## build 60
==> flow/design.v (excerpt) <==
module processor_main(
		input  clk, reset_n,                       
		input  [31:0] dmem_datain, 
		input  [31:0] imem_data,                   
		output [31:0] dmem_addr, dmem_dataout, PC,
		output dmem_rw, io_rw
   );
Settings: LEC_CHECK=0, ABC_AREA=1, CAP_MARGIN=20, CORE_MARGIN=2, CORE_UTILIZATION=72, CTS_CLUSTER_DIAMETER=366, CTS_CLUSTER_SIZE=95, PLACE_DENSITY=0.4, SLEW_MARGIN=20; clock period 5.97 ns.
run.sh (not shown) runs the stock make flow with config.mk's settings and CLKGATE_MAP_FILE=.
No final results exist for build 60, since it was stopped by error GRT-0232 during global routing.
## Diff of input files: build 61 against build 60
# build 60
export LEC_CHECK = 0
export ABC_AREA = 1
export CAP_MARGIN = 20
export CORE_MARGIN = 2
export CORE_UTILIZATION = 72
export CTS_CLUSTER_DIAMETER = 366
export CTS_CLUSTER_SIZE = 95
export PLACE_DENSITY = 0.4
export SLEW_MARGIN = 20
create_clock -name core_clock -period 5.97 [get_ports {clk}]
# build 61
export LEC_CHECK = 0
export CAP_MARGIN = 20
export CORE_MARGIN = 2
export CORE_UTILIZATION = 9
export SLEW_MARGIN = 20
create_clock -name core_clock -period 17.5 [get_ports {clk}]
--- outcome ---
- Build 61: done, clean on timing, DRC and antenna
- Proportion of register bits with asynchronous set or reset after synthesis of build 60 is on par with build 61.
- Compared build 61 vs build 60, and post-place instance area is up in build 61.
- Comparing build 61 with build 60, the arithmetic-cell share of the synthesized area counting full adders, half adders and majority gates came out essentially unchanged.
- Build 61 against build 60: die boundary width now larger, instance tally after logic synthesis now smaller.
- Synthesized-area fraction occupied by and/or/nand/nor cells ends up lower on build 61.
- Against build 60, vertical die size in build 61 rose by more than 100%.
- The run showing the smaller area enclosed by the die boundary is build 60.
- For the number of buffers inserted to repair setup after CTS, build 61 came in 24 lower than build 60 did.
Here is what was changed in the inputs of build 13 compared with build 61.
# build 61
export LEC_CHECK = 0
export CAP_MARGIN = 20
export CORE_MARGIN = 2
export CORE_UTILIZATION = 9
export SLEW_MARGIN = 20
create_clock -name core_clock -period 17.5 [get_ports {clk}]
# build 13
export LEC_CHECK = 0
export CAP_MARGIN = 20
export CORE_MARGIN = 2
export CORE_UTILIZATION = 40
export SLEW_MARGIN = 40
export TNS_END_PERCENT = 45
create_clock -name core_clock -period 11.0 [get_ports {clk}]
Notes after the runs:
Every run (build 13 and build 61) finished clean.
[compare] base=build 61 new=build 13: proportion of power drawn by combinational gates rose by 0.7 points; number of cells on the worst reg-to-reg path rose by 27; area of all placed cells without fillers fell by 10%.
In build 13, met1 track utilization from global routing is higher than in build 61.
Build 13 vs build 61 — global-route usage rose 24 points.
Changes in build 68 relative to build 13:
# build 13
export LEC_CHECK = 0
export CAP_MARGIN = 20
export CORE_MARGIN = 2
export CORE_UTILIZATION = 40
export SLEW_MARGIN = 40
export TNS_END_PERCENT = 45
create_clock -name core_clock -period 11.0 [get_ports {clk}]
# build 68
export LEC_CHECK = 0
export CAP_MARGIN = 20
export CELL_PAD_IN_SITES_DETAIL_PLACEMENT = 2
export CORE_MARGIN = 2
export CORE_UTILIZATION = 40
export GPL_ROUTABILITY_DRIVEN = 0
export SETUP_SLACK_MARGIN = 1.91
export SLEW_MARGIN = 20
create_clock -name core_clock -period 10.5 [get_ports {clk}]
### Flow results
The flow ended early for build 68: it failed with a tool error in global routing. Pre-CTS setup slack: build 68 worse than build 13. Build 68 -> build 13: average cell area after synthesis delta 0, exact match. | area reported by Yosys stat | build 68 vs build 13 | ≈ equal |. Build 13 → build 68: count of placed standard cells including taps shrank by about 0.7%; number of buffers added to fix hold violations after cts held steady; vertical die size held steady; detailed placer's ending HPWL grew by 5100 µm; number of CTS-inserted buffers grew by 0.58%.
--- input diff build 68..build 34 ---
# build 68
export LEC_CHECK = 0
export CAP_MARGIN = 20
export CELL_PAD_IN_SITES_DETAIL_PLACEMENT = 2
export CORE_MARGIN = 2
export CORE_UTILIZATION = 40
export GPL_ROUTABILITY_DRIVEN = 0
export SETUP_SLACK_MARGIN = 1.91
export SLEW_MARGIN = 20
create_clock -name core_clock -period 10.5 [get_ports {clk}]
# build 34
export LEC_CHECK = 0
export CAP_MARGIN = 20
export CORE_MARGIN = 2
export CORE_UTILIZATION = 66
export CTS_CLUSTER_SIZE = 53
export SETUP_SLACK_MARGIN = 1.46
export SLEW_MARGIN = 20
create_clock -name core_clock -period 5.67 [get_ports {clk}]
==> results <==
Of the runs build 34 and build 68, none of them finished clean.
Build 68: ODB-0269 in global routing -> run aborted
Build 34 never completed; the flow aborted with a tool error in global routing.
NOTE count of placed standard cells including taps build 68->build 34 decreased by a few percent
Per the comparison of build 34 with build 68, yosys-reported design area after synthesis essentially unchanged; register bit count reported by yosys neither gained nor lost much.
Quantity of hold-fixing buffers added after cts of build 34 is on par with build 68.
Build 68 → build 34: y dimension of the die went down about 22%; instance area after placement went up about 6%; number of core rows went down 35; estimated wirelength of the detail-placed design went up 20000 µm.
The inputs of build 94 differ from those of build 34 as listed below.
# build 34
export LEC_CHECK = 0
export CAP_MARGIN = 20
export CORE_MARGIN = 2
export CORE_UTILIZATION = 66
export CTS_CLUSTER_SIZE = 53
export SETUP_SLACK_MARGIN = 1.46
export SLEW_MARGIN = 20
create_clock -name core_clock -period 5.67 [get_ports {clk}]
# build 94
export LEC_CHECK = 0
export CAP_MARGIN = 20
export CORE_MARGIN = 2
export CORE_UTILIZATION = 40
export SLEW_MARGIN = 20
create_clock -name core_clock -period 10.7 [get_ports {clk}]
### Flow results
- Between build 94 and build 34, it is build 94 whose post-place setup slack is higher, by 2.96 ns.
- Diff build 34 -> build 94: yosys stat cell total roughly the same, weighted congestion reported at the end of routability-driven placement lower, count of flip-flops with a built-in enable after synthesis roughly the same, starting utilization of the core area lower.
- Higher number of instances resized during post-cts repair among build 34 and build 94: build 34
- Looking at count of standard-cell rows, build 94 sits 35 higher than build 34 does.
- Of build 34 and build 94, build 94 shows the higher die area, with build 34 below it.
- On number of sinks handled by clock tree synthesis, build 34 tracks build 94 almost exactly.
- Build 94: all stages complete, timing, DRC and antenna checks passed
- Setup fix buffers added after clock tree synthesis sits lower in build 94 than in build 34.
- Proportion of synthesized chip area in sequential cells: build 34 vs build 94 identical
Power figures rest on the tool's default switching activity, not on a simulated workload.
